[run.sh]
#!/bin/bash
# the make line also repeats each setting of config.mk as NAME=value (left out here)
make -C /OpenROAD-flow-scripts/flow DESIGN_CONFIG=/design/flow/config.mk WORK_HOME=/design/flow/orfs CLKGATE_MAP_FILE= finish
[config.mk]
export PLATFORM = sky130hd
export DESIGN_NAME = ACTIVEPRO
export DESIGN_NICKNAME = ACTIVEPRO
export VERILOG_FILES = /design/flow/design.v
export SDC_FILE = /design/flow/constraint.sdc
export NUM_CORES = 4
export LEC_CHECK = 0
export ABC_AREA = 1
export CAP_MARGIN = 20
export CORE_MARGIN = 2
export CORE_UTILIZATION = 72
export CTS_CLUSTER_DIAMETER = 254
export CTS_CLUSTER_SIZE = 10
export PLACE_DENSITY = 0.38
export SETUP_SLACK_MARGIN = 1.09
export SLEW_MARGIN = 20
export TNS_END_PERCENT = 10
[constraint.sdc]
create_clock -name core_clock -period 4.76 [get_ports {SYS_CLOCK}]
set_input_delay 0.9520 -clock core_clock [delete_from_list [all_inputs] [get_ports {SYS_CLOCK}]]
set_output_delay 0.9520 -clock core_clock [all_outputs]
set_load 0.01 [all_outputs]
[design.v]
module ACTIVEPRO (
    input       RESET,
    input       SYS_CLOCK,                
    output reg  ACTIVE_DATA ,             
    output reg  ACTIVE_CLOCK,             
    input [511:0] ACTIVE_MESSAGE,         
    input [5:0] ACTIVE_CHANNEL,           
    input  ACTIVE_WR                      
    );
    reg [63:0][7:0] ACTIVE_MESSAGE_LATCHED; 
    reg [7:0] MESSAGE_LENGTH;
    reg [14:0] state;
    wire clockstate;
    wire [2:0] bitcount;
    wire [7:0] bytecount;
    assign clockstate = state[0];
    assign bitcount[2:0] = state[3:1];
    assign bytecount[7:0] = state[11:4];
    wire [7:0] FIRST_BYTE;
    assign FIRST_BYTE = 8'h7F;
    wire [7:0] SECOND_BYTE;
    assign SECOND_BYTE = (ACTIVE_CHANNEL & 8'h3F) | 8'h40;
    reg [7:0] clock_divider;
    reg [7:0] NEW_LENGTH;
    always @*
    begin
        NEW_LENGTH = 8'd66;
        for (int x = 63; x >= 1; x--)
            if (ACTIVE_MESSAGE[8*x +: 8] == 8'h0)
                NEW_LENGTH = x + 2;         
    end
    always @ (posedge SYS_CLOCK)
    begin
        if (RESET)
        begin
            state <= 0;
            ACTIVE_CLOCK <= 0;
            ACTIVE_DATA <= 0;
        end
        else
        begin
            if (state)
            begin
                state <= state + 1;
                if (clockstate == 1)    
                begin
                    ACTIVE_CLOCK <= 0;
                    if (bytecount == 0)
                        ACTIVE_DATA <= FIRST_BYTE[7-bitcount];
                    else if (bytecount == 1)
                        ACTIVE_DATA <= SECOND_BYTE[7-bitcount];
                    else
                        ACTIVE_DATA <= ACTIVE_MESSAGE_LATCHED[MESSAGE_LENGTH - bytecount - 1][7-bitcount];
                end
                else if (clockstate == 0)  ACTIVE_CLOCK <= 1;
                if (bytecount >= MESSAGE_LENGTH) state <= 0;
            end
            else         
            begin
                if (ACTIVE_WR) 
                begin
                    state <= 1;      
                    ACTIVE_MESSAGE_LATCHED <= ACTIVE_MESSAGE;
                    MESSAGE_LENGTH <= NEW_LENGTH;
                end
            end
        end
    end
endmodule 
==> reports/qor.yml, run 1 <==
ys_cells: 1809
overflow: 655
common_cells: "519 x edfxtp_1, 441 x nand2_1, 192 x o221ai_1, 166 x a21oi_1, 113 x nor4_1"
flop_cell: "edfxtp_1"
outcome: "did not finish"
syn_area_per_cell_um2: 12.6
synth_dominant_cell_count: "edfxtp_1"
edf_count: 519
synth_area_um2: 22800
clock-sinks: 536
cts_root_buf: "clkbuf_16"
dp_cells: 2671
holdBufCountCts: 0
io_buffers: 522
error_line: "[ERROR GRT-0116] Global routing finished with congestion. Check the congestion regions in the DRC Viewer."
logic_family: "simple AND/OR/NAND/NOR gates"
chipHeight_um: 182
synth-warning-count: 1
gp_congestion: 0.923
synthDistinctLibCells: 41
simple_gate_area_frac: 0.142
fa_ha_area_frac: 0.00637
top_area_cell: "edfxtp_1"
yosys-top-cells-area: "edfxtp_1 68%, o221ai_1 7.4%, nand2_1 7.3%"
rows: 65
xor_share: 0.00653
post-synth-top-area-fraction: 0.684
die_area_um2: 33100
synth_nets: 2341
core-area_um2: 31400
cts_htree_levels: 2
pin_count: 523
track_usage: 0.932
syn_inst: 1809
postSynthSeqShare: 0.699
cts_max_path_buffers: 3
post-dp-hpwl_mm: 59.0
async_flop_share: 0
fp_util: 0.726
die_x_um: 182
stop_stage: "global routing (5_1_grt)"
mux_area_frac: 0
ys_area_um2: 22800
ys_sh_aoi: 0.123
ys_ff: 536
numCtsBuffers: 59
per-layer routing:
layer | GRT usage | GRT overflow
met5 | 0.578 | 1
met1 | 0.894 | 32
met4 | 0.998 | 224
met2 | 1.04 | 368
met3 | 0.848 | 30
stage by stage:
step	hold slack (ns)	power, mW	setup slack [ns]	cell area, µm²
after CTS	0.529	11.1	-0.634	30600
after global placement	0.469	6.85	-0.372	28600
after detailed placement	0.496	6.95	-0.759	28600
after floorplan	0.452	6.28	-9.28	22900
timing repair:
action	in CTS
gates resized	204
cloned	0
setup endpoints to repair	3
buffers inserted	16
pin swaps	49
==> run 2, diff against run 1 <==
CELL_PAD_IN_SITES_DETAIL_PLACEMENT = 0   (was not set)
CELL_PAD_IN_SITES_GLOBAL_PLACEMENT = 2   (was not set)
CORE_ASPECT_RATIO = 0.92   (was not set)
CORE_UTILIZATION = 59   (was 72)
CTS_CLUSTER_DIAMETER = not set   (was 254)
CTS_CLUSTER_SIZE = not set   (was 10)
HOLD_SLACK_MARGIN = -0.01   (was not set)
MIN_ROUTING_LAYER = met2   (was not set)
PLACE_DENSITY = not set   (was 0.38)
PLACE_DENSITY_LB_ADDON = 0.04   (was not set)
SETUP_SLACK_MARGIN = not set   (was 1.09)
SLEW_MARGIN = 35   (was 20)
TNS_END_PERCENT = 45   (was 10)
clock period = 10.0 ns   (was 4.76 ns; I/O delays follow)
==> run 2 against run 1 <==
  * The flow stops in global placement (3_3_place_gp)
  * Die area is 22% higher
  * Synthesized cell count did not move
  * Synthesized area did not move
==> reports/qor.yml, run 2 <==
core-area_um2: 38300  # was 31,400 µm²
post-synth-top-area-fraction: 0.684  # unchanged
error_line: "[ERROR FLW-0024] Place density exceeds 1.0 (current PLACE_DENSITY_LB_ADDON =  0.04). Please check if the value of  PLACE_DENSITY_LB_ADDON is between 0 and 0.99."  # was [ERROR GRT-0116] Global routing finished with congestion. Check the congestion regions in the DRC Viewer.
ys_sh_aoi: 0.123  # unchanged
edf_count: 519  # unchanged
syn_inst: 1809  # unchanged
simple_gate_area_frac: 0.142  # unchanged
rows: 69  # was 65
ys_cells: 1809  # unchanged
pin_count: 523  # unchanged
fa_ha_area_frac: 0.00637  # unchanged
stop_stage: "global placement (3_3_place_gp)"  # was global routing (5_1_grt)
postSynthSeqShare: 0.699  # unchanged
synth-warning-count: 1  # unchanged
mux_area_frac: 0  # unchanged
xor_share: 0.00653  # unchanged
ys_area_um2: 22800  # unchanged
async_flop_share: 0  # unchanged
common_cells: "519 x edfxtp_1, 441 x nand2_1, 192 x o221ai_1, 166 x a21oi_1, 113 x nor4_1"  # unchanged
synth_area_um2: 22800  # unchanged
top_area_cell: "edfxtp_1"  # unchanged
yosys-top-cells-area: "edfxtp_1 68%, o221ai_1 7.4%, nand2_1 7.3%"  # unchanged
flop_cell: "edfxtp_1"  # unchanged
syn_area_per_cell_um2: 12.6  # unchanged
synth_dominant_cell_count: "edfxtp_1"  # unchanged
die_area_um2: 40200  # was 33,100 µm²
outcome: "did not finish"  # unchanged
fp_util: 0.595  # was 0.726
synth_nets: 2341  # unchanged
ys_ff: 536  # unchanged
synthDistinctLibCells: 41  # unchanged
logic_family: "simple AND/OR/NAND/NOR gates"  # unchanged
chipHeight_um: 193  # was 182 µm
die_x_um: 209  # was 182 µm
==> run 3, diff against run 2 <==
ABC_AREA = not set   (was 1)
CELL_PAD_IN_SITES_DETAIL_PLACEMENT = not set   (was 0)
CELL_PAD_IN_SITES_GLOBAL_PLACEMENT = not set   (was 2)
CORE_ASPECT_RATIO = not set   (was 0.92)
CORE_UTILIZATION = 65   (was 59)
CTS_CLUSTER_SIZE = 33   (was not set)
HOLD_SLACK_MARGIN = not set   (was -0.01)
MIN_ROUTING_LAYER = not set   (was met2)
PLACE_DENSITY = 0.6   (was not set)
PLACE_DENSITY_LB_ADDON = not set   (was 0.04)
SLEW_MARGIN = 20   (was 35)
TNS_END_PERCENT = not set   (was 45)
clock period = 5.49 ns   (was 10.0 ns; I/O delays follow)
==> run 3 against run 2 <==
  * The run now finishes clean
  * Synthesized area fell by 0.64%
  * Die area fell by 9.6%
  * Synthesized cell count fell by 28%
==> reports/qor.yml, run 3 <==
drv_slew: 0
outcome: "no timing/DRC/antenna violations"  # was did not finish
min_path_type: "reg -> reg"
min_to: "state[12]"
ys_sh_aoi: 0.0538  # was 0.123
cts_tree: "yes"
power.share.combinational: 0.115
max_stage_delay_ns: 0.56
die_x_um: 191  # was 209 µm
dp_cells: 2245
cts_resized: 0
p_int_mw: 7.26
simple_gate_area_frac: 0.0834  # was 0.142
synth_area_um2: 22600  # was 22,800 µm²
setup_ws_ns: 1.32
p_clk_mw: 3.48
synthDistinctLibCells: 61  # was 41
xor_share: 0.00735  # was 0.00653
rows: 68  # was 69
critical_path_class: "reg -> reg"
fa_ha_area_frac: 0.00641  # was 0.00637
post-dp-hpwl_mm: 51.3
holdBufCountCts: 0
rr_worst_depth: 12
fp_util: 0.657  # was 0.595
p_comb_mw: 1.09
critPathMaxFanout: 32
cp_top_family: "AND-OR/OR-AND gates"
clk_pin_slew_worst_paths_ns: 0.07
worstPathArrival_ns: 4.61
seq-power_mw: 4.85
startpoint_type: "register"
syn_area_per_cell_um2: 17.4  # was 12.6 µm²
period_minus_slack_ns: 4.17
gp_congestion: 0.888
power_frac_clock: 0.370
tns_ns: 0
top_area_cell: "edfxtp_1"  # unchanged
routed_wl_mm: 75.2
crit_chain: "ha_1, inv_1, fa_1, inv_1, ha_1, and2_2, a22o_1, o21ai_0, o21ai_0, mux4_2, o2111ai_1, a41oi_1"
ys_area_um2: 22600  # was 22,800 µm²
drc: 0
postSynthSeqShare: 0.703  # was 0.699
overflow: 0
powerDensity_nw_per_um2: 312
rsz0062_at_grt: "false"
core-area_um2: 34500  # was 38,300 µm²
post-synth-top-area-fraction: 0.688  # was 0.684
grt_max_degree: 101
skew_ns: 0.0202
yosys-top-cells-area: "edfxtp_1 69%, mux4_2 13%, nor4_1 3.1%"  # was edfxtp_1 68%, o221ai_1 7.4%, nand2_1 7.3%
grt_pass1_wl_mm: 106
logic_family: "multiplexers"  # was simple AND/OR/NAND/NOR gates
swShare: 0.230
crit_buf_inv: 2
path_depth: 12
pre_cts_ws_ns: 1.45
end_kind: "register"
hp-start: "state[12]"
fillers: 1429
finalSetupViolCount: 0
ys_cells: 1301  # was 1,809
fmax_ghz: 0.240
synth_dominant_cell_count: "edfxtp_1"  # unchanged
worst_pin_slew_ns: 1.17
antenna_found_initial: 22
first_global_vias: 16810
drt_iter0_drc: 2475
pin_count: 523  # unchanged
dpl-instance-area_um2: 28500
fin_util: 0.877
vias_per_cell: 6.88
switchingPower_mw: 2.16
worst-endpoint-required_ns: 5.93
edf_count: 519  # unchanged
async_flop_share: 0  # unchanged
final_area_um2: 30200
crit_path_end: "ACTIVE_DATA"
fin_nets: 2377
clock-sinks: 536
first_pass_iters: 5
die_area_um2: 36300  # was 40,200 µm²
r2r_setup_slack_ns: 1.32
maxCapViolCount: 0
hold-worst-slack_ns: 0.496
finalHoldViolCount: 0
cts_root_buf: "clkbuf_16"
cts_max_path_buffers: 3
crit_start: "state[4]"
vias: 16295
wl_per_cell_um: 31.7
track_usage: 0.410
r2r_start: "state[4]"
period_used_share: 0.760
worstHoldPathCells: 2
post-cts-setup-buffers: 0
leakage_nw: 9.78
chipHeight_um: 191  # was 193 µm
total_power_mw: 9.42
mux_area_frac: 0.130  # was 0
synth_nets: 1833  # was 2,341
cts_htree_levels: 2
common_cells: "519 x edfxtp_1, 130 x mux4_2, 113 x nor4_1, 99 x nand2_1, 51 x nor2_1"  # was 519 x edfxtp_1, 441 x nand2_1, 192 x o221ai_1, 166 x a21oi_1, 113 x nor4_1
flop_cell: "edfxtp_1"  # unchanged
area_growth_pct: 33.4
slew_headroom: 0.216
clk_latency_ns: 0.59
ys_ff: 536  # unchanged
syn_inst: 1301  # was 1,809
numCtsBuffers: 52
ant_nets: 0
synth-warning-count: 1  # unchanged
r2r_end: "ACTIVE_DATA"
largestPowerGroup: "registers"
ir_drop_v: 0.000301
fin_cells: 2370
io_buffers: 522
seq_power_share: 0.515
cp_slowest_cell: "and2_2"
warnings: 34
## run 3: layout make-up
type / count / area [µm²] / area share
clock buffers: 63 / 1440 / 0.0476
well taps: 455 / 569 / 0.0188
diodes: 27 / 67.6 / 0.00224
flip-flops and latches: 536 / 15900 / 0.528
multi-input cells: 697 / 6450 / 0.214
inverters: 19 / 78.8 / 0.00261
clock inverters: 34 / 191 / 0.00634
repair buffers: 539 / 5480 / 0.181
## run 3: routing by layer
metal,up-vias,global-route usage,wire length [µm]
met3,255,0.0962,8850
met5,-,0,41
met1,8009,0.498,24300
li1,6637,-,-
met4,6,0.191,3890
met2,1388,0.703,38200
==> run 4, diff against run 3 <==
ABC_AREA = 1   (was not set)
CORE_UTILIZATION = 72   (was 65)
CTS_CLUSTER_DIAMETER = 254   (was not set)
CTS_CLUSTER_SIZE = 98   (was 33)
SETUP_SLACK_MARGIN = 1.32   (was not set)
TNS_END_PERCENT = 10   (was not set)
clock period = 4.52 ns   (was 5.49 ns; I/O delays follow)
==> run 4 against run 3 <==
  * The run now fails in global routing (5_1_grt)
  * Synthesized cell count rose by 39%
  * Die area fell by 8.9%
  * Synthesized area rose by 0.65%
==> reports/qor.yml, run 4 <==
outcome: "did not finish"  # was no timing/DRC/antenna violations
stop_stage: "global routing (5_1_grt)"
pin_count: 523  # unchanged
flop_cell: "edfxtp_1"  # unchanged
edf_count: 519  # unchanged
synth_nets: 2341  # was 1,833
async_flop_share: 0  # unchanged
ys_area_um2: 22800  # was 22,600 µm²
common_cells: "519 x edfxtp_1, 441 x nand2_1, 192 x o221ai_1, 166 x a21oi_1, 113 x nor4_1"  # was 519 x edfxtp_1, 130 x mux4_2, 113 x nor4_1, 99 x nand2_1, 51 x nor2_1
clock-sinks: 536  # unchanged
rows: 65  # was 68
fp_util: 0.726  # was 0.657
syn_inst: 1809  # was 1,301
cts_max_path_buffers: 3  # unchanged
chipHeight_um: 182  # was 191 µm
numCtsBuffers: 9  # was 52
ys_ff: 536  # unchanged
simple_gate_area_frac: 0.142  # was 0.0834
cts_htree_levels: 1  # was 2
dp_cells: 2675  # was 2,245
post-synth-top-area-fraction: 0.684  # was 0.688
synthDistinctLibCells: 41  # was 61
holdBufCountCts: 0  # unchanged
ys_sh_aoi: 0.123  # was 0.0538
die_area_um2: 33100  # was 36,300 µm²
synth-warning-count: 1  # unchanged
gp_congestion: 0.929  # was 0.888
mux_area_frac: 0  # was 0.130
syn_area_per_cell_um2: 12.6  # was 17.4 µm²
postSynthSeqShare: 0.699  # was 0.703
logic_family: "simple AND/OR/NAND/NOR gates"  # was multiplexers
ys_cells: 1809  # was 1,301
io_buffers: 522  # unchanged
core-area_um2: 31400  # was 34,500 µm²
fa_ha_area_frac: 0.00637  # was 0.00641
synth_dominant_cell_count: "edfxtp_1"  # unchanged
post-dp-hpwl_mm: 59.5  # was 51.3 mm
die_x_um: 182  # was 191 µm
xor_share: 0.00653  # was 0.00735
yosys-top-cells-area: "edfxtp_1 68%, o221ai_1 7.4%, nand2_1 7.3%"  # was edfxtp_1 69%, mux4_2 13%, nor4_1 3.1%
cts_root_buf: "clkbuf_16"  # unchanged
top_area_cell: "edfxtp_1"  # unchanged
synth_area_um2: 22800  # was 22,600 µm²
-- run 4: repair_timing --
item / in CTS
gates cloned: 2
pin swaps: 57
setup buffers: 17
setup endpoints to repair: 282
resized: 210
-- run 4: per-stage QoR --
| stage | cell area (µm²) | total power, mW | worst slack [ns] |
|---|---|---|---|
| after global placement | 28700 | 7.21 | -0.512 |
| after CTS | 29300 | 8.93 | 0.129 |
| after floorplan | 22900 | 6.61 | -9.52 |
| after detailed placement | 28700 | 7.32 | -0.884 |
==> run 5, diff against run 4 <==
ABC_AREA = not set   (was 1)
CELL_PAD_IN_SITES_DETAIL_PLACEMENT = 1   (was not set)
CORE_UTILIZATION = 21   (was 72)
CTS_CLUSTER_DIAMETER = not set   (was 254)
CTS_CLUSTER_SIZE = not set   (was 98)
GPL_ROUTABILITY_DRIVEN = 1   (was not set)
MAX_ROUTING_LAYER = met4   (was not set)
MIN_ROUTING_LAYER = met1   (was not set)
PLACE_DENSITY = not set   (was 0.6)
PLACE_DENSITY_LB_ADDON = 0.15   (was not set)
SETUP_SLACK_MARGIN = not set   (was 1.32)
TNS_END_PERCENT = 75   (was 10)
clock period = 5.25 ns   (was 4.52 ns; I/O delays follow)
==> run 5 against run 4 <==
  * The run now finishes clean
  * Synthesized cell count fell by 28%
  * Synthesized area fell by 0.64%
  * Die area rose to 3.3 times the previous value
==> reports/qor.yml, run 5 <==
path_depth: 15
simple_gate_area_frac: 0.0834  # was 0.142
outcome: "no timing/DRC/antenna violations"  # was did not finish
rsz0062_at_grt: "false"
tns_ns: 0
core-area_um2: 107000  # was 31,400 µm²
xor_share: 0.00735  # was 0.00653
skew_ns: 0.0133
switchingPower_mw: 2.48
power_frac_clock: 0.434
rows: 120  # was 65
worstPathArrival_ns: 4.63
ir_drop_v: 0.000188
period_used_share: 0.794
seq-power_mw: 5.07
powerDensity_nw_per_um2: 343
r2r_start: "state[4]"
chipHeight_um: 332  # was 182 µm
seq_power_share: 0.461
vias_per_cell: 4.49
fin_util: 0.300
syn_area_per_cell_um2: 17.4  # was 12.6 µm²
leakage_nw: 10.1
crit_start: "state[4]"
power.share.combinational: 0.105
io_buffers: 522  # unchanged
ant_nets: 0
p_comb_mw: 1.16
first_pass_iters: 4
syn_inst: 1301  # was 1,809
synth_dominant_cell_count: "edfxtp_1"  # unchanged
synth_area_um2: 22600  # was 22,800 µm²
drv_slew: 0
antenna_found_initial: 24
largestPowerGroup: "registers"
fmax_ghz: 0.240
fp_util: 0.212  # was 0.726
grt_max_degree: 153
worstHoldPathCells: 2
maxCapViolCount: 0
drt_iter0_drc: 1038
ys_area_um2: 22600  # was 22,800 µm²
cts_root_buf: "clkbuf_16"  # unchanged
ys_sh_aoi: 0.0538  # was 0.123
finalHoldViolCount: 0
final_area_um2: 32100
mux_area_frac: 0.130  # was 0
track_usage: 0.164
overflow: 0
critPathMaxFanout: 11
rr_worst_depth: 15
period_minus_slack_ns: 4.17
yosys-top-cells-area: "edfxtp_1 69%, mux4_2 13%, nor4_1 3.1%"  # was edfxtp_1 68%, o221ai_1 7.4%, nand2_1 7.3%
numCtsBuffers: 68  # was 9
fillers: 11234
fin_nets: 2402
cts_tree: "yes"
p_int_mw: 8.51
clk_latency_ns: 0.62
wl_per_cell_um: 26.6
critical_path_class: "reg -> reg"
flop_cell: "edfxtp_1"  # unchanged
r2r_end: "ACTIVE_DATA"
area_growth_pct: 41.6
cts_resized: 0  # was 210
startpoint_type: "register"
die_x_um: 332  # was 182 µm
post-cts-setup-buffers: 0  # was 17
edf_count: 519  # unchanged
min_path_type: "reg -> reg"
synthDistinctLibCells: 61  # was 41
cp_top_family: "AND-OR/OR-AND gates"
ys_ff: 536  # unchanged
post-dp-hpwl_mm: 68.8  # was 59.5 mm
pin_count: 523  # unchanged
postSynthSeqShare: 0.703  # was 0.699
cts_max_path_buffers: 3  # unchanged
r2r_setup_slack_ns: 1.08
clk_pin_slew_worst_paths_ns: 0.06
min_to: "state[12]"
swShare: 0.225
slew_headroom: 0.268
common_cells: "519 x edfxtp_1, 130 x mux4_2, 113 x nor4_1, 99 x nand2_1, 51 x nor2_1"  # was 519 x edfxtp_1, 441 x nand2_1, 192 x o221ai_1, 166 x a21oi_1, 113 x nor4_1
async_flop_share: 0  # unchanged
crit_chain: "ha_1, inv_1, fa_1, inv_1, ha_1, nor2b_4, buf_4, a22o_1, a221oi_1, nor3_1, a31oi_1, o311a_1, mux2i_1, o2111ai_1, a41oi_1"
vias: 15010
dpl-instance-area_um2: 29700  # was 28,700 µm²
finalSetupViolCount: 0
synth-warning-count: 1  # unchanged
hp-start: "state[12]"
cts_htree_levels: 3  # was 1
worst-endpoint-required_ns: 5.71
end_kind: "register"
top_area_cell: "edfxtp_1"  # unchanged
total_power_mw: 11.0
logic_family: "multiplexers"  # was simple AND/OR/NAND/NOR gates
gp_congestion: 0.816  # was 0.929
first_global_vias: 16805
holdBufCountCts: 0  # unchanged
die_area_um2: 110000  # was 33,100 µm²
clock-sinks: 536  # unchanged
synth_nets: 1833  # was 2,341
warnings: 37
cp_slowest_cell: "a221oi_1"
drc: 0
ys_cells: 1301  # was 1,809
crit_path_end: "ACTIVE_DATA"
crit_buf_inv: 3
grt_pass1_wl_mm: 124
max_stage_delay_ns: 0.64
fa_ha_area_frac: 0.00641  # was 0.00637
routed_wl_mm: 88.9
p_clk_mw: 4.76
worst_pin_slew_ns: 1.09
post-synth-top-area-fraction: 0.688  # was 0.684
run 5: final cells by class:
| cell class | instances | area, µm² | area share |
|---|---|---|---|
| flip-flops and latches | 536 | 15900 | 0.497 |
| multi-input cells | 697 | 6470 | 0.202 |
| repair buffers | 548 | 5520 | 0.172 |
| clock buffers | 75 | 1770 | 0.0552 |
| well taps | 1403 | 1760 | 0.0547 |
| clock inverters | 42 | 474 | 0.0148 |
| inverters | 19 | 78.8 | 0.00246 |
| diodes | 25 | 62.6 | 0.00195 |
run 5: metal layers:
| metal | part of all wire | up-vias | track usage |
|---|---|---|---|
| li1 | - | 6681 | - |
| met5 | 0 | - | - |
| met2 | 0.50 | 430 | 0.271 |
| met4 | 0.019 | 0 | 0.0395 |
| met3 | 0.054 | 93 | 0.0377 |
| met1 | 0.43 | 7806 | 0.202 |
run 5: per-stage QoR:
step | hold WS, ns | worst slack (ns) | std cells
after floorplan | 0.452 | -9.77 | 1301
after global placement | 0.468 | 1.03 | 3203
after detailed placement | 0.487 | 0.984 | 3203
after CTS | 0.498 | 0.921 | 3320
after global routing | 0.520 | 0.822 | 3343
final | 0.500 | 1.08 | 3345
==> run 6, diff against run 5 <==
CELL_PAD_IN_SITES_DETAIL_PLACEMENT = not set   (was 1)
CORE_UTILIZATION = 65   (was 21)
CTS_CLUSTER_DIAMETER = 286   (was not set)
CTS_CLUSTER_SIZE = 94   (was not set)
GPL_ROUTABILITY_DRIVEN = 0   (was 1)
MAX_ROUTING_LAYER = not set   (was met4)
MIN_ROUTING_LAYER = not set   (was met1)
PLACE_DENSITY_LB_ADDON = 0.02   (was 0.15)
SETUP_SLACK_MARGIN = 0.53   (was not set)
SLEW_MARGIN = 40   (was 20)
TNS_END_PERCENT = not set   (was 75)
clock period = 2.8 ns   (was 5.25 ns; I/O delays follow)
==> run 6 against run 5 <==
  * The run now fails in global routing (5_1_grt)
  * Synthesized cell count unchanged
  * Die area down 67%
  * Synthesized area is the same
==> reports/qor.yml, run 6 <==
syn_area_per_cell_um2: 17.4  # unchanged
simple_gate_area_frac: 0.0834  # unchanged
top_area_cell: "edfxtp_1"  # unchanged
pin_count: 523  # unchanged
fp_util: 0.657  # was 0.212
numCtsBuffers: 9  # was 68
fa_ha_area_frac: 0.00641  # unchanged
core-area_um2: 34500  # was 107,000 µm²
post-synth-top-area-fraction: 0.688  # unchanged
common_cells: "519 x edfxtp_1, 130 x mux4_2, 113 x nor4_1, 99 x nand2_1, 51 x nor2_1"  # unchanged
cts_htree_levels: 1  # was 3
cts_max_path_buffers: 3  # unchanged
yosys-top-cells-area: "edfxtp_1 69%, mux4_2 13%, nor4_1 3.1%"  # unchanged
io_buffers: 522  # unchanged
cts_root_buf: "clkbuf_16"  # unchanged
chipHeight_um: 191  # was 332 µm
ys_sh_aoi: 0.0538  # unchanged
syn_inst: 1301  # unchanged
xor_share: 0.00735  # unchanged
post-dp-hpwl_mm: 56.5  # was 68.8 mm
ys_cells: 1301  # unchanged
synth-warning-count: 1  # unchanged
flop_cell: "edfxtp_1"  # unchanged
die_x_um: 191  # was 332 µm
postSynthSeqShare: 0.703  # unchanged
async_flop_share: 0  # unchanged
synth_dominant_cell_count: "edfxtp_1"  # unchanged
pre_cts_ws_ns: -0.534  # was 0.984 ns
stop_stage: "global routing (5_1_grt)"
mux_area_frac: 0.130  # unchanged
overflow: 9
synth_nets: 1833  # unchanged
ys_ff: 536  # unchanged
holdBufCountCts: 0  # unchanged
logic_family: "multiplexers"  # unchanged
edf_count: 519  # unchanged
die_area_um2: 36300  # was 110,000 µm²
synthDistinctLibCells: 61  # unchanged
outcome: "did not finish"  # was no timing/DRC/antenna violations
ys_area_um2: 22600  # unchanged
clock-sinks: 536  # unchanged
synth_area_um2: 22600  # unchanged
error_line: "[ERROR GRT-0232] Routing congestion too high. Check the congestion heatmap in the GUI."
track_usage: 0.706
rows: 68  # was 120
==> run 6: routing by layer <==
layer | GRT usage | overflow
met1 | 0.669 | 0
met2 | 0.911 | 2
met3 | 0.537 | 0
met4 | 0.734 | 7
met5 | 0.216 | 0
==> run 6: metrics by stage <==
step	cell area, µm²	TNS (ns)	util	power, mW	std cells
floorplan	22700	-6339.95	-	10.7	1301
global placement	29700	-1.82	0.863	11.8	2385
detailed placement	29700	-2.30	0.863	11.9	2385
CTS	31400	-0.361	0.910	14.8	2454
==> run 6: what timing repair did <==
| item | 4_1_cts |
|---|---|
| setup buffers | 33 |
| setup endpoints to repair | 525 |
| gates cloned | 24 |
| hold endpoints to repair | 0 |
| pin swaps | 34 |
| resized | 160 |
==> run 7, diff against run 6 <==
CORE_UTILIZATION = 70   (was 65)
CTS_CLUSTER_DIAMETER = not set   (was 286)
CTS_CLUSTER_SIZE = 36   (was 94)
PLACE_DENSITY_LB_ADDON = 0.03   (was 0.02)
clock period = 3.94 ns   (was 2.8 ns; I/O delays follow)
==> run 7 against run 6 <==
  * The flow again stops in global routing (5_1_grt)
  * Synthesized area unchanged
  * Die area decreased by 7.0%
  * Synthesized cell count unchanged
==> reports/qor.yml, run 7 <==
fa_ha_area_frac: 0.00641  # unchanged
xor_share: 0.00735  # unchanged
synth_area_um2: 22600  # unchanged
error_line: "[ERROR GRT-0116] Global routing finished with congestion. Check the congestion regions in the DRC Viewer."  # was [ERROR GRT-0232] Routing congestion too high. Check the congestion heatmap in the GUI.
mux_area_frac: 0.130  # unchanged
stop_stage: "global routing (5_1_grt)"  # unchanged
top_area_cell: "edfxtp_1"  # unchanged
clock-sinks: 536  # unchanged
postSynthSeqShare: 0.703  # unchanged
cts_root_buf: "clkbuf_16"  # unchanged
track_usage: 0.772
synth_nets: 1833  # unchanged
overflow: 130
yosys-top-cells-area: "edfxtp_1 69%, mux4_2 13%, nor4_1 3.1%"  # unchanged
common_cells: "519 x edfxtp_1, 130 x mux4_2, 113 x nor4_1, 99 x nand2_1, 51 x nor2_1"  # unchanged
core-area_um2: 31700  # was 34,500 µm²
ys_ff: 536  # unchanged
post-synth-top-area-fraction: 0.688  # unchanged
synth_dominant_cell_count: "edfxtp_1"  # unchanged
syn_inst: 1301  # unchanged
edf_count: 519  # unchanged
simple_gate_area_frac: 0.0834  # unchanged
flop_cell: "edfxtp_1"  # unchanged
dpl-instance-area_um2: 28600  # was 29,700 µm²
rows: 65  # was 68
numCtsBuffers: 52  # was 9
logic_family: "multiplexers"  # unchanged
ys_sh_aoi: 0.0538  # unchanged
die_x_um: 184  # was 191 µm
synthDistinctLibCells: 61  # unchanged
synth-warning-count: 1  # unchanged
async_flop_share: 0  # unchanged
outcome: "did not finish"  # unchanged
pin_count: 523  # unchanged
post-dp-hpwl_mm: 57.0  # was 56.5 mm
cts_htree_levels: 2  # was 1
cts_max_path_buffers: 3  # unchanged
ys_area_um2: 22600  # unchanged
fp_util: 0.714  # was 0.657
ys_cells: 1301  # unchanged
io_buffers: 522  # unchanged
syn_area_per_cell_um2: 17.4  # unchanged
die_area_um2: 33800  # was 36,300 µm²
chipHeight_um: 184  # was 191 µm
## run 7: routing by layer
metal / track usage / GRT overflow
met5: 0.166 / 0
met4: 0.831 / 68
met3: 0.600 / 2
met2: 0.951 / 60
met1: 0.759 / 0
## run 7: repair_timing
action                     4_1_cts
setup endpoints to repair        2
hold buffers                     0
resized                         31
cloned                           2
pin swaps                        9
buffers inserted                11
## run 7: metrics by stage
step / std cells / setup slack, ns / utilization / power [mW]
after floorplan: 1301 / -11.08 / - / 7.60
after CTS: 2317 / 0.442 / 0.958 / 13.2
after global placement: 2207 / 0.270 / 0.900 / 8.25
after detailed placement: 2208 / 0.0785 / 0.901 / 8.36
==> run 8, diff against run 7 <==
ABC_AREA = 1   (was not set)
CELL_PAD_IN_SITES_DETAIL_PLACEMENT = 0   (was not set)
CELL_PAD_IN_SITES_GLOBAL_PLACEMENT = 2   (was not set)
CORE_ASPECT_RATIO = 0.92   (was not set)
CORE_UTILIZATION = 59   (was 70)
CTS_CLUSTER_DIAMETER = 80   (was not set)
CTS_CLUSTER_SIZE = 80   (was 36)
GPL_ROUTABILITY_DRIVEN = not set   (was 0)
HOLD_SLACK_MARGIN = -0.01   (was not set)
MIN_ROUTING_LAYER = met2   (was not set)
PLACE_DENSITY_LB_ADDON = 0.04   (was 0.03)
SETUP_SLACK_MARGIN = not set   (was 0.53)
SLEW_MARGIN = 35   (was 40)
TNS_END_PERCENT = 45   (was not set)
clock period = 2.73 ns   (was 3.94 ns; I/O delays follow)
==> run 8 against run 7 <==
  * The run fails in global placement (3_3_place_gp)
  * Synthesized cell count is 39% higher
  * Die area increased by 19%
  * Synthesized area increased by 0.65%
==> reports/qor.yml, run 8 <==
common_cells: "519 x edfxtp_1, 441 x nand2_1, 192 x o221ai_1, 166 x a21oi_1, 113 x nor4_1"  # was 519 x edfxtp_1, 130 x mux4_2, 113 x nor4_1, 99 x nand2_1, 51 x nor2_1
syn_area_per_cell_um2: 12.6  # was 17.4 µm²
flop_cell: "edfxtp_1"  # unchanged
logic_family: "simple AND/OR/NAND/NOR gates"  # was multiplexers
top_area_cell: "edfxtp_1"  # unchanged
synthDistinctLibCells: 41  # was 61
xor_share: 0.00653  # was 0.00735
ys_sh_aoi: 0.123  # was 0.0538
postSynthSeqShare: 0.699  # was 0.703
die_x_um: 209  # was 184 µm
error_line: "[ERROR FLW-0024] Place density exceeds 1.0 (current PLACE_DENSITY_LB_ADDON =  0.04). Please check if the value of  PLACE_DENSITY_LB_ADDON is between 0 and 0.99."  # was [ERROR GRT-0116] Global routing finished with congestion. Check the congestion regions in the DRC Viewer.
outcome: "did not finish"  # unchanged
fa_ha_area_frac: 0.00637  # was 0.00641
edf_count: 519  # unchanged
ys_cells: 1809  # was 1,301
syn_inst: 1809  # was 1,301
synth_area_um2: 22800  # was 22,600 µm²
synth_nets: 2341  # was 1,833
simple_gate_area_frac: 0.142  # was 0.0834
synth-warning-count: 1  # unchanged
async_flop_share: 0  # unchanged
ys_area_um2: 22800  # was 22,600 µm²
core-area_um2: 38300  # was 31,700 µm²
synth_dominant_cell_count: "edfxtp_1"  # unchanged
fp_util: 0.595  # was 0.714
pin_count: 523  # unchanged
die_area_um2: 40200  # was 33,800 µm²
mux_area_frac: 0  # was 0.130
ys_ff: 536  # unchanged
yosys-top-cells-area: "edfxtp_1 68%, o221ai_1 7.4%, nand2_1 7.3%"  # was edfxtp_1 69%, mux4_2 13%, nor4_1 3.1%
rows: 69  # was 65
chipHeight_um: 193  # was 184 µm
stop_stage: "global placement (3_3_place_gp)"  # was global routing (5_1_grt)
post-synth-top-area-fraction: 0.684  # was 0.688
==> run 9, diff against run 8 <==
ABC_AREA = not set   (was 1)
CAP_MARGIN = 40   (was 20)
CELL_PAD_IN_SITES_DETAIL_PLACEMENT = not set   (was 0)
CELL_PAD_IN_SITES_GLOBAL_PLACEMENT = not set   (was 2)
CORE_ASPECT_RATIO = not set   (was 0.92)
CORE_UTILIZATION = 72   (was 59)
CTS_CLUSTER_DIAMETER = 317   (was 80)
CTS_CLUSTER_SIZE = 55   (was 80)
HOLD_SLACK_MARGIN = not set   (was -0.01)
MIN_ROUTING_LAYER = not set   (was met2)
PLACE_DENSITY = 0.35   (was not set)
PLACE_DENSITY_LB_ADDON = not set   (was 0.04)
SETUP_SLACK_MARGIN = -0.56   (was not set)
SLEW_MARGIN = 20   (was 35)
TNS_END_PERCENT = 65   (was 45)
clock period = 5.49 ns   (was 2.73 ns; I/O delays follow)
==> run 9 against run 8 <==
  * The flow stops in global routing (5_1_grt)
  * Synthesized cell count fell by 28%
  * Synthesized area fell by 0.64%
  * Die area fell by 18%
==> reports/qor.yml, run 9 <==
stop_stage: "global routing (5_1_grt)"  # was global placement (3_3_place_gp)
die_area_um2: 32900  # was 40,200 µm²
top_area_cell: "edfxtp_1"  # unchanged
syn_inst: 1301  # was 1,809
dpl-instance-area_um2: 28500
xor_share: 0.00735  # was 0.00653
edf_count: 519  # unchanged
cts_htree_levels: 1
pin_count: 523  # unchanged
ys_area_um2: 22600  # was 22,800 µm²
synthDistinctLibCells: 61  # was 41
core-area_um2: 30700  # was 38,300 µm²
syn_area_per_cell_um2: 17.4  # was 12.6 µm²
cts_max_path_buffers: 3
logic_family: "multiplexers"  # was simple AND/OR/NAND/NOR gates
rows: 64  # was 69
fp_util: 0.736  # was 0.595
postSynthSeqShare: 0.703  # was 0.699
clock-sinks: 536
post-synth-top-area-fraction: 0.688  # was 0.684
synth-warning-count: 1  # unchanged
cts_root_buf: "clkbuf_16"
async_flop_share: 0  # unchanged
holdBufCountCts: 0
chipHeight_um: 181  # was 193 µm
simple_gate_area_frac: 0.0834  # was 0.142
post-dp-hpwl_mm: 62.9
synth_dominant_cell_count: "edfxtp_1"  # unchanged
cts_resized: 0
outcome: "did not finish"  # unchanged
synth_area_um2: 22600  # was 22,800 µm²
die_x_um: 181  # was 209 µm
io_buffers: 522
fa_ha_area_frac: 0.00641  # was 0.00637
yosys-top-cells-area: "edfxtp_1 69%, mux4_2 13%, nor4_1 3.1%"  # was edfxtp_1 68%, o221ai_1 7.4%, nand2_1 7.3%
numCtsBuffers: 13
common_cells: "519 x edfxtp_1, 130 x mux4_2, 113 x nor4_1, 99 x nand2_1, 51 x nor2_1"  # was 519 x edfxtp_1, 441 x nand2_1, 192 x o221ai_1, 166 x a21oi_1, 113 x nor4_1
ys_cells: 1301  # was 1,809
mux_area_frac: 0.130  # was 0
pre_cts_ws_ns: 1.23
ys_sh_aoi: 0.0538  # was 0.123
flop_cell: "edfxtp_1"  # unchanged
ys_ff: 536  # unchanged
post-cts-setup-buffers: 0
synth_nets: 1833  # was 2,341
gp_congestion: 0.939
## run 9: through the flow
step	util	hold WS (ns)	instances	total power [mW]	TNS, ns
after floorplan	-	0.452	1301	5.45	-4943.49
after global placement	0.922	0.471	2185	5.91	0
after detailed placement	0.927	0.508	2193	6.04	0
after CTS	0.938	0.539	2211	7.57	0
==> run 10, diff against run 9 <==
CAP_MARGIN = 20   (was 40)
CORE_UTILIZATION = 66   (was 72)
CTS_CLUSTER_DIAMETER = 376   (was 317)
CTS_CLUSTER_SIZE = 21   (was 55)
PLACE_DENSITY = 0.6   (was 0.35)
SETUP_SLACK_MARGIN = -0.17   (was -0.56)
SLEW_MARGIN = 35   (was 20)
TNS_END_PERCENT = not set   (was 65)
clock period = 3.14 ns   (was 5.49 ns; I/O delays follow)
==> run 10 against run 9 <==
  * Now fails the layout checks on negative setup slack
  * Synthesized cell count did not move
  * Die area up 8.9%
  * Synthesized area did not move
==> reports/qor.yml, run 10 <==
outcome: "failed layout checks"  # was did not finish
violations: "negative setup slack"
gp_congestion: 0.925  # was 0.939
pin_count: 523  # unchanged
post-dp-hpwl_mm: 57.5  # was 62.9 mm
first_pass_iters: 7
crit_start: "MESSAGE_LENGTH[0]"
route.met3.wl_mm: 10.9
power.share.combinational: 0.141
p_int_mw: 11.2
flop_cell: "edfxtp_1"  # unchanged
seq_power_share: 0.581
period_used_share: 1.04
wl_per_cell_um: 32.7
synth_nets: 1833  # unchanged
switchingPower_mw: 3.40
m1WireLength_mm: 23.6
fa_ha_area_frac: 0.00641  # unchanged
p_comb_mw: 2.05
logic_family: "multiplexers"  # unchanged
worst-endpoint-required_ns: 3.60
finalSetupViolCount: 1
io_buffers: 522  # unchanged
cts_max_path_buffers: 3  # unchanged
leakage_nw: 9.75
fillers: 1315
rows: 67  # was 64
fmax_ghz: 0.306
end_kind: "register"
chipHeight_um: 189  # was 181 µm
fin_util: 0.891
synth-warning-count: 1  # unchanged
dr.max_layer_used: "met5"
clk_latency_ns: 0.61
post-synth-top-area-fraction: 0.688  # unchanged
drc: 0
ys_cells: 1301  # unchanged
critPathMaxFanout: 8
clk_pin_slew_worst_paths_ns: 0.09
final_area_um2: 30000
powerDensity_nw_per_um2: 486
slew_headroom: 0.512
hold-worst-slack_ns: 0.495
antenna_found_initial: 17
p_clk_mw: 4.06
routed_wl_mm: 77.7
maxCapViolCount: 0
async_flop_share: 0  # unchanged
postSynthSeqShare: 0.703  # unchanged
path_depth: 15
die_x_um: 189  # was 181 µm
grt_pass1_wl_mm: 110
min_to: "state[8]"
ys_area_um2: 22600  # unchanged
core-area_um2: 33700  # was 30,700 µm²
cts_root_buf: "clkbuf_16"  # unchanged
hp-start: "state[8]"
top_area_cell: "edfxtp_1"  # unchanged
cts_tree: "yes"
largestPowerGroup: "registers"
tns_ns: -0.128
r2r_setup_slack_ns: -0.13
swShare: 0.233
edf_count: 519  # unchanged
fp_util: 0.672  # was 0.736
r2r_end: "ACTIVE_DATA"
first_global_vias: 17076
setup_ws_ns: -0.128
dpl-instance-area_um2: 29100  # was 28,500 µm²
ir_drop_v: 0.000597
cts_htree_levels: 1  # unchanged
holdBufCountCts: 0  # unchanged
skew_ns: 0.0293
critical_path_class: "reg -> reg"
clock-sinks: 536  # unchanged
ant_nets: 0
seq-power_mw: 8.47
numCtsBuffers: 29  # was 13
drt_iter0_drc: 2356
finalHoldViolCount: 0
die_area_um2: 35800  # was 32,900 µm²
ys_sh_aoi: 0.0538  # unchanged
track_usage: 0.431
crit_buf_inv: 5
grt_max_degree: 70
startpoint_type: "register"
wl_met2_mm: 39.0
synth_area_um2: 22600  # unchanged
area_growth_pct: 32.6
syn_inst: 1301  # unchanged
fin_nets: 2423
crit_chain: "inv_1, ha_2, inv_2, fa_1, inv_2, ha_4, nor2b_4, buf_4, buf_4, a22o_1, a221oi_1, o311ai_1, o21a_1, o2111ai_1, a41oi_1"
drv_slew: 0
power_frac_clock: 0.278
rsz0062_at_grt: "true"
xor_share: 0.00735  # unchanged
r2r_start: "MESSAGE_LENGTH[0]"
worstPathArrival_ns: 3.72
synth_dominant_cell_count: "edfxtp_1"  # unchanged
simple_gate_area_frac: 0.0834  # unchanged
ys_ff: 536  # unchanged
rr_worst_depth: 15
common_cells: "519 x edfxtp_1, 130 x mux4_2, 113 x nor4_1, 99 x nand2_1, 51 x nor2_1"  # unchanged
synthDistinctLibCells: 61  # unchanged
cp_top_family: "AND-OR/OR-AND gates"
max_stage_delay_ns: 0.51
crit_path_end: "ACTIVE_DATA"
vias_per_cell: 6.97
worst_pin_slew_ns: 0.725
overflow: 0
yosys-top-cells-area: "edfxtp_1 69%, mux4_2 13%, nor4_1 3.1%"  # unchanged
warnings: 31
min_path_type: "reg -> reg"
total_power_mw: 14.6
worstHoldPathCells: 2
mux_area_frac: 0.130  # unchanged
cp_slowest_cell: "fa_1"
vias: 16566
syn_area_per_cell_um2: 17.4  # unchanged
period_minus_slack_ns: 3.27
run 10: layout make-up:
cell class	count	area, µm²	share of cell area
diodes	15	37.5	0.00125
clock buffers	52	812	0.0270
clock inverters	2	20.0	0.000667
inverters	19	78.8	0.00263
multi-input cells	697	6480	0.216
flip-flops and latches	536	15900	0.531
well taps	448	561	0.0187
repair buffers	608	6100	0.203
run 10: metrics by stage:
stage	std cells	setup slack [ns]
after floorplan	1301	-11.88
after global placement	2302	-0.218
after detailed placement	2302	-0.263
after CTS	2358	-0.158
after global routing	2376	-0.268
final	2377	-0.128
run 10: repair_timing:
item	4_1_cts	5_1_grt
hold endpoints to repair	0	0
gates resized	1	14
endpoints found under the setup margin	1	1
buffers inserted	2	4
cloned	0	0
pin swaps	0	8
run 10: layer usage:
layer  GRT usage  vias to the layer above
li1            -                     6700
met1       0.524                     8017
met2       0.735                     1559
met3       0.112                      286
met4       0.191                        4
met5           0                        -
==> run 11, diff against run 10 <==
CORE_UTILIZATION = 72   (was 66)
CTS_CLUSTER_DIAMETER = not set   (was 376)
CTS_CLUSTER_SIZE = 55   (was 21)
PLACE_DENSITY = not set   (was 0.6)
PLACE_DENSITY_LB_ADDON = 0.0   (was not set)
SETUP_SLACK_MARGIN = 1.58   (was -0.17)
SLEW_MARGIN = 20   (was 35)
TNS_END_PERCENT = 65   (was not set)
clock period = 5.49 ns   (was 3.14 ns; I/O delays follow)
==> run 11 against run 10 <==
  * Synthesized cell count is the same
  * Synthesized area is the same
  * Die area shrank 8.2%
  * The run now fails in clock tree synthesis (4_1_cts)
==> reports/qor.yml, run 11 <==
xor_share: 0.00735  # unchanged
die_area_um2: 32900  # was 35,800 µm²
syn_inst: 1301  # unchanged
flop_cell: "edfxtp_1"  # unchanged
pre_cts_ws_ns: 1.36  # was -0.263 ns
logic_family: "multiplexers"  # unchanged
synth-warning-count: 1  # unchanged
io_buffers: 522  # unchanged
ys_cells: 1301  # unchanged
die_x_um: 181  # was 189 µm
simple_gate_area_frac: 0.0834  # unchanged
post-dp-hpwl_mm: 59.1  # was 57.5 mm
mux_area_frac: 0.130  # unchanged
dp_cells: 2186  # was 2,302
syn_area_per_cell_um2: 17.4  # unchanged
pin_count: 523  # unchanged
postSynthSeqShare: 0.703  # unchanged
stop_stage: "clock tree synthesis (4_1_cts)"
gp_congestion: 0.966  # was 0.925
yosys-top-cells-area: "edfxtp_1 69%, mux4_2 13%, nor4_1 3.1%"  # unchanged
chipHeight_um: 181  # was 189 µm
fp_util: 0.736  # was 0.672
ys_area_um2: 22600  # unchanged
ys_ff: 536  # unchanged
fa_ha_area_frac: 0.00641  # unchanged
synthDistinctLibCells: 61  # unchanged
async_flop_share: 0  # unchanged
core-area_um2: 30700  # was 33,700 µm²
synth_area_um2: 22600  # unchanged
top_area_cell: "edfxtp_1"  # unchanged
post-synth-top-area-fraction: 0.688  # unchanged
rows: 64  # was 67
error_line: "[ERROR DPL-0033] detailed placement checks failed during check placement."
synth_nets: 1833  # unchanged
ys_sh_aoi: 0.0538  # unchanged
common_cells: "519 x edfxtp_1, 130 x mux4_2, 113 x nor4_1, 99 x nand2_1, 51 x nor2_1"  # unchanged
synth_dominant_cell_count: "edfxtp_1"  # unchanged
edf_count: 519  # unchanged
outcome: "did not finish"  # was failed layout checks
run 11: through the flow:
step                area (µm²)  hold WS [ns]  TNS (ns)  power [mW]
floorplan                22700         0.452  -4943.49        5.45
global placement         28300         0.470         0        5.90
detailed placement       28400         0.499         0        6.02
==> run 12, diff against run 11 <==
CELL_PAD_IN_SITES_DETAIL_PLACEMENT = 1   (was not set)
CELL_PAD_IN_SITES_GLOBAL_PLACEMENT = 3   (was not set)
CORE_ASPECT_RATIO = 1.45   (was not set)
CORE_UTILIZATION = 67   (was 72)
CTS_CLUSTER_DIAMETER = 67   (was not set)
CTS_CLUSTER_SIZE = 76   (was 55)
GPL_ROUTABILITY_DRIVEN = 1   (was not set)
HOLD_SLACK_MARGIN = 0.18   (was not set)
MAX_ROUTING_LAYER = met4   (was not set)
MIN_ROUTING_LAYER = met2   (was not set)
PLACE_DENSITY_LB_ADDON = 0.19   (was 0.0)
SETUP_SLACK_MARGIN = 2.72   (was 1.58)
SLEW_MARGIN = 15   (was 20)
TNS_END_PERCENT = not set   (was 65)
clock period = 10.0 ns   (was 5.49 ns; I/O delays follow)
==> run 12 against run 11 <==
  * The run fails in global placement without I/O (3_1_place_gp_skip_io)
  * Die area up 7.4%
  * Synthesized cell count unchanged
  * Synthesized area unchanged
==> reports/qor.yml, run 12 <==
ys_sh_aoi: 0.0538  # unchanged
ys_cells: 1301  # unchanged
chipHeight_um: 225  # was 181 µm
die_x_um: 157  # was 181 µm
postSynthSeqShare: 0.703  # unchanged
flop_cell: "edfxtp_1"  # unchanged
synth-warning-count: 1  # unchanged
ys_ff: 536  # unchanged
edf_count: 519  # unchanged
rows: 81  # was 64
mux_area_frac: 0.130  # unchanged
syn_area_per_cell_um2: 17.4  # unchanged
synth_area_um2: 22600  # unchanged
xor_share: 0.00735  # unchanged
yosys-top-cells-area: "edfxtp_1 69%, mux4_2 13%, nor4_1 3.1%"  # unchanged
synth_nets: 1833  # unchanged
common_cells: "519 x edfxtp_1, 130 x mux4_2, 113 x nor4_1, 99 x nand2_1, 51 x nor2_1"  # unchanged
fa_ha_area_frac: 0.00641  # unchanged
top_area_cell: "edfxtp_1"  # unchanged
ys_area_um2: 22600  # unchanged
simple_gate_area_frac: 0.0834  # unchanged
fp_util: 0.675  # was 0.736
synthDistinctLibCells: 61  # unchanged
error_line: "[ERROR FLW-0024] Place density exceeds 1.0 (current PLACE_DENSITY_LB_ADDON =  0.19). Please check if the value of  PLACE_DENSITY_LB_ADDON is between 0 and 0.99."  # was [ERROR DPL-0033] detailed placement checks failed during check placement.
syn_inst: 1301  # unchanged
outcome: "did not finish"  # unchanged
synth_dominant_cell_count: "edfxtp_1"  # unchanged
async_flop_share: 0  # unchanged
core-area_um2: 33500  # was 30,700 µm²
die_area_um2: 35300  # was 32,900 µm²
logic_family: "multiplexers"  # unchanged
post-synth-top-area-fraction: 0.688  # unchanged
stop_stage: "global placement without I/O (3_1_place_gp_skip_io)"  # was clock tree synthesis (4_1_cts)
==> run 13, diff against run 12 <==
CELL_PAD_IN_SITES_DETAIL_PLACEMENT = not set   (was 1)
CELL_PAD_IN_SITES_GLOBAL_PLACEMENT = not set   (was 3)
CORE_ASPECT_RATIO = not set   (was 1.45)
CORE_UTILIZATION = 66   (was 67)
CTS_CLUSTER_DIAMETER = not set   (was 67)
CTS_CLUSTER_SIZE = 48   (was 76)
GPL_ROUTABILITY_DRIVEN = not set   (was 1)
HOLD_SLACK_MARGIN = not set   (was 0.18)
MAX_ROUTING_LAYER = not set   (was met4)
MIN_ROUTING_LAYER = not set   (was met2)
PLACE_DENSITY_LB_ADDON = not set   (was 0.19)
SETUP_SLACK_MARGIN = 0.09   (was 2.72)
SLEW_MARGIN = 20   (was 15)
clock period = 2.67 ns   (was 10.0 ns; I/O delays follow)
==> run 13 against run 12 <==
  * Synthesized area is the same
  * The flow stops in clock tree synthesis (4_1_cts)
  * Die area grew 1.4%
  * Synthesized cell count is the same
==> reports/qor.yml, run 13 <==
outcome: "did not finish"  # unchanged
stop_stage: "clock tree synthesis (4_1_cts)"  # was global placement without I/O (3_1_place_gp_skip_io)
error_line: "[ERROR DPL-0033] detailed placement checks failed during check placement."  # was [ERROR FLW-0024] Place density exceeds 1.0 (current PLACE_DENSITY_LB_ADDON =  0.19). Please check if the value of  PLACE_DENSITY_LB_ADDON is between 0 and 0.99.
flop_cell: "edfxtp_1"  # unchanged
core-area_um2: 33700  # was 33,500 µm²
post-synth-top-area-fraction: 0.688  # unchanged
async_flop_share: 0  # unchanged
die_x_um: 189  # was 157 µm
edf_count: 519  # unchanged
postSynthSeqShare: 0.703  # unchanged
fa_ha_area_frac: 0.00641  # unchanged
mux_area_frac: 0.130  # unchanged
ys_area_um2: 22600  # unchanged
synth-warning-count: 1  # unchanged
top_area_cell: "edfxtp_1"  # unchanged
synth_area_um2: 22600  # unchanged
pre_cts_ws_ns: -0.746
ys_cells: 1301  # unchanged
synth_nets: 1833  # unchanged
post-dp-hpwl_mm: 61.1
pin_count: 523
synth_dominant_cell_count: "edfxtp_1"  # unchanged
xor_share: 0.00735  # unchanged
syn_inst: 1301  # unchanged
logic_family: "multiplexers"  # unchanged
fp_util: 0.672  # was 0.675
rows: 67  # was 81
synthDistinctLibCells: 61  # unchanged
chipHeight_um: 189  # was 225 µm
simple_gate_area_frac: 0.0834  # unchanged
yosys-top-cells-area: "edfxtp_1 69%, mux4_2 13%, nor4_1 3.1%"  # unchanged
syn_area_per_cell_um2: 17.4  # unchanged
common_cells: "519 x edfxtp_1, 130 x mux4_2, 113 x nor4_1, 99 x nand2_1, 51 x nor2_1"  # unchanged
gp_congestion: 0.911
io_buffers: 522
die_area_um2: 35800  # was 35,300 µm²
ys_ff: 536  # unchanged
ys_sh_aoi: 0.0538  # unchanged
-- run 13: through the flow --
stage / cells / power (mW) / cell area, µm² / utilization
after floorplan: 1301 / 11.2 / 22700 / -
after detailed placement: 2401 / 12.5 / 29900 / 0.887
after global placement: 2401 / 12.4 / 29900 / 0.887
==> run 14, diff against run 13 <==
CORE_UTILIZATION = 67   (was 66)
CTS_CLUSTER_DIAMETER = 300   (was not set)
CTS_CLUSTER_SIZE = 97   (was 48)
PLACE_DENSITY = 0.37   (was not set)
SETUP_SLACK_MARGIN = 0.91   (was 0.09)
clock period = 3.06 ns   (was 2.67 ns; I/O delays follow)
==> run 14 against run 13 <==
  * The flow stops in global routing (5_1_grt)
  * Synthesized area did not move
  * Die area fell by 1.5%
  * Synthesized cell count did not move
==> reports/qor.yml, run 14 <==
numCtsBuffers: 9
syn_inst: 1301  # unchanged
pre_cts_ws_ns: -0.551  # was -0.746 ns
die_x_um: 188  # was 189 µm
synth_area_um2: 22600  # unchanged
chipHeight_um: 188  # was 189 µm
track_usage: 0.994
ys_cells: 1301  # unchanged
holdBufCountCts: 0
synthDistinctLibCells: 61  # unchanged
fa_ha_area_frac: 0.00641  # unchanged
overflow: 1885
outcome: "did not finish"  # unchanged
simple_gate_area_frac: 0.0834  # unchanged
ys_sh_aoi: 0.0538  # unchanged
rows: 67  # unchanged
mux_area_frac: 0.130  # unchanged
core-area_um2: 33400  # was 33,700 µm²
common_cells: "519 x edfxtp_1, 130 x mux4_2, 113 x nor4_1, 99 x nand2_1, 51 x nor2_1"  # unchanged
stop_stage: "global routing (5_1_grt)"  # was clock tree synthesis (4_1_cts)
clock-sinks: 536
post-synth-top-area-fraction: 0.688  # unchanged
dp_cells: 2338  # was 2,401
fp_util: 0.677  # was 0.672
ys_ff: 536  # unchanged
flop_cell: "edfxtp_1"  # unchanged
gp_congestion: 0.930  # was 0.911
syn_area_per_cell_um2: 17.4  # unchanged
die_area_um2: 35300  # was 35,800 µm²
cts_htree_levels: 1
async_flop_share: 0  # unchanged
top_area_cell: "edfxtp_1"  # unchanged
error_line: "[ERROR GRT-0232] Routing congestion too high. Check the congestion heatmap in the GUI."  # was [ERROR DPL-0033] detailed placement checks failed during check placement.
xor_share: 0.00735  # unchanged
dpl-instance-area_um2: 29400  # was 29,900 µm²
cts_root_buf: "clkbuf_16"
pin_count: 523  # unchanged
edf_count: 519  # unchanged
yosys-top-cells-area: "edfxtp_1 69%, mux4_2 13%, nor4_1 3.1%"  # unchanged
io_buffers: 522  # unchanged
synth_nets: 1833  # unchanged
logic_family: "multiplexers"  # unchanged
cts_max_path_buffers: 3
synth_dominant_cell_count: "edfxtp_1"  # unchanged
synth-warning-count: 1  # unchanged
post-dp-hpwl_mm: 56.9  # was 61.1 mm
ys_area_um2: 22600  # unchanged
postSynthSeqShare: 0.703  # unchanged
==> run 14: metal layers <==
| layer | overflow | track usage |
|---|---|---|
| met5 | 8 | 0.641 |
| met4 | 565 | 1.12 |
| met3 | 68 | 0.858 |
| met2 | 1178 | 1.15 |
| met1 | 66 | 0.921 |
==> run 14: timing repair <==
action                                  CTS
endpoints found under the setup margin  542
gates cloned                             22
buffers inserted                         37
pin swaps                                56
gates resized                           240
==> run 15, diff against run 14 <==
CORE_UTILIZATION = 61   (was 67)
CTS_CLUSTER_DIAMETER = not set   (was 300)
CTS_CLUSTER_SIZE = 94   (was 97)
GPL_ROUTABILITY_DRIVEN = 0   (was not set)
PLACE_DENSITY = not set   (was 0.37)
PLACE_DENSITY_LB_ADDON = 0.27   (was not set)
SETUP_SLACK_MARGIN = 0.53   (was 0.91)
SLEW_MARGIN = 40   (was 20)
clock period = 7.07 ns   (was 3.06 ns; I/O delays follow)
==> run 15 against run 14 <==
  * Now clean on timing, DRC and antenna
  * Synthesized area unchanged
  * Die area up 9.6%
  * Synthesized cell count unchanged
==> reports/qor.yml, run 15 <==
drt_iter0_drc: 1859
max_stage_delay_ns: 0.64
post-synth-top-area-fraction: 0.688  # unchanged
p_clk_mw: 2.86
io_buffers: 522  # unchanged
fp_util: 0.619  # was 0.677
grt_pass1_wl_mm: 100
slew_headroom: 0.425
xor_share: 0.00735  # unchanged
critPathMaxFanout: 20
hold-worst-slack_ns: 0.494
crit_path_end: "ACTIVE_DATA"
finalHoldViolCount: 0
clk_pin_slew_worst_paths_ns: 0.06
top_area_cell: "edfxtp_1"  # unchanged
antenna_found_initial: 23
rows: 70  # was 67
maxCapViolCount: 0
p_int_mw: 5.80
simple_gate_area_frac: 0.0834  # unchanged
power_frac_clock: 0.384
cts_tree: "yes"
postSynthSeqShare: 0.703  # unchanged
period_used_share: 0.583
largestPowerGroup: "registers"
routed_wl_mm: 69.5
core-area_um2: 36600  # was 33,400 µm²
chipHeight_um: 197  # was 188 µm
seq_power_share: 0.505
crit_buf_inv: 3
ys_ff: 536  # unchanged
p_comb_uw: 824
yosys-top-cells-area: "edfxtp_1 69%, mux4_2 13%, nor4_1 3.1%"  # unchanged
cp_top_family: "AND-OR/OR-AND gates"
post-dp-hpwl_mm: 50.0  # was 56.9 mm
pin_count: 523  # unchanged
wl_per_cell_um: 29.3
grt.busiest_layer: "met2"
vias_per_cell: 6.62
synth_dominant_cell_count: "edfxtp_1"  # unchanged
path_depth: 13
seq-power_mw: 3.76
edf_count: 519  # unchanged
common_cells: "519 x edfxtp_1, 130 x mux4_2, 113 x nor4_1, 99 x nand2_1, 51 x nor2_1"  # unchanged
logic_family: "multiplexers"  # unchanged
crit_start: "state[4]"
ys_sh_aoi: 0.0538  # unchanged
switchingPower_mw: 1.65
startpoint_type: "register"
die_x_um: 197  # was 188 µm
ir_drop_v: 0.000207
mux_area_frac: 0.130  # unchanged
leakage_nw: 9.82
flop_cell: "edfxtp_1"  # unchanged
worstHoldPathCells: 2
first_pass_iters: 6
track_usage: 0.359
holdBufCountCts: 0  # unchanged
numCtsBuffers: 53  # was 9
outcome: "no timing/DRC/antenna violations"  # was did not finish
worstPathArrival_ns: 4.64
hp-start: "ACTIVE_CLOCK"
period_minus_slack_ns: 4.12
cts_root_buf: "clkbuf_16"  # unchanged
r2r_end: "ACTIVE_DATA"
overflow: 0
pre_cts_ws_ns: 2.74  # was -0.551 ns
skew_ns: 0.0211
area_growth_pct: 34.0
post-cts-setup-buffers: 0  # was 37
first_global_vias: 16385
synth_nets: 1833  # unchanged
syn_area_per_cell_um2: 17.4  # unchanged
worst-endpoint-required_ns: 7.59
fmax_ghz: 0.243
worst_pin_slew_ns: 0.855
finalSetupViolCount: 0
drv_slew: 0
use_met2: 0.618
rr_worst_depth: 13
powerDensity_nw_per_um2: 245
total_power_mw: 7.45
vias: 15734
crit_chain: "ha_1, inv_1, fa_1, inv_1, ha_1, and2_2, buf_4, a22oi_1, a21oi_1, nor3_1, o311ai_0, o2111ai_1, a41oi_1"
cts_resized: 0  # was 240
r2r_setup_slack_ns: 2.95
fa_ha_area_frac: 0.00641  # unchanged
fin_nets: 2375
drc: 0
grt_util_met3: 0.0893
cts_max_path_buffers: 3  # unchanged
clk_latency_ns: 0.62
syn_inst: 1301  # unchanged
end_kind: "register"
rsz0062_at_grt: "false"
die_area_um2: 38700  # was 35,300 µm²
async_flop_share: 0  # unchanged
warnings: 37
setup_ws_ns: 2.95
min_path_type: "reg -> reg"
cts_htree_levels: 2  # was 1
ant_nets: 0
ys_area_um2: 22600  # unchanged
swShare: 0.222
clock-sinks: 536  # unchanged
cp_slowest_cell: "and2_2"
fillers: 1787
synth-warning-count: 1  # unchanged
power.share.combinational: 0.111
r2r_start: "state[4]"
grt.met1_usage: 0.430
critical_path_class: "reg -> reg"
grt_max_degree: 181
ys_cells: 1301  # unchanged
min_to: "ACTIVE_CLOCK"
synth_area_um2: 22600  # unchanged
synthDistinctLibCells: 61  # unchanged
[run 15: per-stage QoR]
step                setup TNS, ns  cells  cell area [µm²]  utilization
floorplan                -4123.47   1301            22700            -
global placement                0   2254            28400        0.776
detailed placement              0   2255            28500        0.778
CTS                             0   2353            30300        0.826
global route                    0   2374            30300        0.829
finish                          0   2377            30300        0.829
[run 15: layout make-up]
type | count | area, µm² | share of cell area
multi-input cells | 697 | 6500 | 0.214
diodes | 23 | 57.6 | 0.00190
clock inverters | 31 | 254 | 0.00837
clock buffers | 67 | 1500 | 0.0496
well taps | 468 | 586 | 0.0193
repair buffers | 536 | 5430 | 0.179
flip-flops and latches | 536 | 15900 | 0.525
inverters | 19 | 78.8 | 0.00260
[run 15: layer usage]
layer,wire length (µm),vias up
li1,-,6621
met1,22800,7783
met2,35900,1137
met3,7740,193
met4,3100,0
met5,0,-
==> run 16, diff against run 15 <==
ABC_AREA = 0   (was not set)
CORE_UTILIZATION = 55   (was 61)
CTS_CLUSTER_SIZE = 25   (was 94)
GPL_ROUTABILITY_DRIVEN = 1   (was 0)
GPL_TIMING_DRIVEN = 1   (was not set)
MAX_ROUTING_LAYER = met5   (was not set)
PLACE_DENSITY_LB_ADDON = 0.18   (was 0.27)
SETUP_SLACK_MARGIN = 0.08   (was 0.53)
SLEW_MARGIN = 5   (was 40)
clock period = 3.87 ns   (was 7.07 ns; I/O delays follow)
==> run 16 against run 15 <==
  * Die area grew 11%
  * Register-to-register slack got worse by 2.7 ns
  * Via count decreased by 2.0%
  * Still clean on timing, DRC and antenna
==> reports/qor.yml, run 16 <==
outcome: "no timing/DRC/antenna violations"  # unchanged
seq_power_share: 0.518  # was 0.505
ys_sh_aoi: 0.0538  # unchanged
setup_ws_ns: 0.243  # was 2.95 ns
dp_cells: 2353  # was 2,255
largestPowerGroup: "registers"  # unchanged
drt_iter0_drc: 1851  # was 1,859
simple_gate_area_frac: 0.0834  # unchanged
period_minus_slack_ns: 3.63  # was 4.12 ns
xor_share: 0.00735  # unchanged
grt_max_degree: 123  # was 181
leakage_nw: 9.89  # was 9.82 nW
cp_top_family: "AND-OR/OR-AND gates"  # unchanged
crit_chain: "ha_1, inv_1, fa_1, inv_1, ha_1, and2_2, buf_4, a221oi_1, o31ai_1, o31ai_1, o311ai_0, o2111ai_1, a41oi_1"  # was ha_1, inv_1, fa_1, inv_1, ha_1, and2_2, buf_4, a22oi_1, a21oi_1, nor3_1, o311ai_0, o2111ai_1, a41oi_1
ys_cells: 1301  # unchanged
yosys-top-cells-area: "edfxtp_1 69%, mux4_2 13%, nor4_1 3.1%"  # unchanged
track_usage: 0.323  # was 0.359
pre_cts_ws_ns: 0.184  # was 2.74 ns
common_cells: "519 x edfxtp_1, 130 x mux4_2, 113 x nor4_1, 99 x nand2_1, 51 x nor2_1"  # unchanged
die_area_um2: 42800  # was 38,700 µm²
worstHoldPathCells: 2  # unchanged
final_area_um2: 30400  # was 30,300 µm²
dpl-instance-area_um2: 28800  # was 28,500 µm²
async_flop_share: 0  # unchanged
antenna_found_initial: 11  # was 23
drc: 0  # unchanged
rsz0062_at_grt: "false"  # unchanged
mux_area_frac: 0.130  # unchanged
routed_wl_mm: 69.2  # was 69.5 mm
core-area_um2: 40700  # was 36,600 µm²
postSynthSeqShare: 0.703  # unchanged
path_depth: 13  # unchanged
period_used_share: 0.937  # was 0.583
switchingPower_mw: 2.93  # was 1.65 mW
post-cts-setup-buffers: 0  # unchanged
fp_util: 0.556  # was 0.619
power.share.combinational: 0.117  # was 0.111
chipHeight_um: 207  # was 197 µm
worstPathArrival_ns: 4.08  # was 4.64 ns
fa_ha_area_frac: 0.00641  # unchanged
ys_ff: 536  # unchanged
holdBufCountCts: 0  # unchanged
overflow: 0  # unchanged
r2r_end: "ACTIVE_DATA"  # unchanged
syn_inst: 1301  # unchanged
power_frac_clock: 0.364  # was 0.384
finalHoldViolCount: 0  # unchanged
synth_area_um2: 22600  # unchanged
worst-endpoint-required_ns: 4.32  # was 7.59 ns
flop_cell: "edfxtp_1"  # unchanged
edf_count: 519  # unchanged
first_global_vias: 15682  # was 16,385
crit_path_end: "ACTIVE_DATA"  # unchanged
cts_htree_levels: 2  # unchanged
swShare: 0.221  # was 0.222
hold-worst-slack_ns: 0.496  # was 0.494 ns
p_clk_mw: 4.82  # was 2.86 mW
synth_dominant_cell_count: "edfxtp_1"  # unchanged
area_growth_pct: 34.4  # was 34.0%
warnings: 31  # was 37
cts_root_buf: "clkbuf_16"  # unchanged
die_x_um: 207  # was 197 µm
clk_pin_slew_worst_paths_ns: 0.06  # about the same
fin_nets: 2408  # was 2,375
finalSetupViolCount: 0  # unchanged
min_to: "state[11]"  # was ACTIVE_CLOCK
critPathMaxFanout: 11  # was 20
fin_cells: 2455  # was 2,377
skew_ns: 0.0196  # was 0.0211 ns
post-synth-top-area-fraction: 0.688  # unchanged
rr_worst_depth: 13  # unchanged
tns_ns: 0  # unchanged
grt_pass1_wl_mm: 98.2  # was 100 mm
p_int_mw: 10.3  # was 5.80 mW
vias_per_cell: 6.28  # was 6.62
numCtsBuffers: 53  # unchanged
seq-power_mw: 6.87  # was 3.76 mW
cts_max_path_buffers: 3  # unchanged
powerDensity_nw_per_um2: 435  # was 245 nW/µm²
synth-warning-count: 1  # unchanged
crit_start: "state[4]"  # unchanged
wl_per_cell_um: 28.2  # was 29.3 µm
maxCapViolCount: 0  # unchanged
fin_util: 0.747  # was 0.829
ant_nets: 0  # unchanged
ys_area_um2: 22600  # unchanged
max_stage_delay_ns: 0.49  # was 0.64 ns
vias: 15413  # was 15,734
min_path_type: "reg -> reg"  # unchanged
synthDistinctLibCells: 61  # unchanged
clock-sinks: 536  # unchanged
p_comb_mw: 1.55  # was 824 µW
clk_latency_ns: 0.61  # was 0.62 ns
top_area_cell: "edfxtp_1"  # unchanged
fmax_ghz: 0.276  # was 0.243 GHz
end_kind: "register"  # unchanged
crit_buf_inv: 3  # unchanged
pin_count: 523  # unchanged
cts_resized: 0  # unchanged
drv_slew: 0  # unchanged
total_power_mw: 13.2  # was 7.45 mW
cts_tree: "yes"  # unchanged
[run 16: routing by layer]
layer	up-vias	wire length, µm	global-route usage
met2	954	34400	0.535
met1	7635	24900	0.414
met3	133	7630	0.0865
met4	10	2200	0.112
met5	-	75	0
li1	6681	-	-
[run 16: cell type report]
| class | count | area, µm² |
|---|---|---|
| flip-flops and latches | 536 | 15900 |
| fillers | 2476 | 10300 |
| multi-input cells | 697 | 6440 |
| repair buffers | 569 | 5720 |
| clock buffers | 69 | 1390 |
| well taps | 532 | 666 |
| clock inverters | 26 | 196 |
| inverters | 19 | 78.8 |
| diodes | 7 | 17.5 |
Power figures rest on the tool's default switching activity, not on a simulated workload.
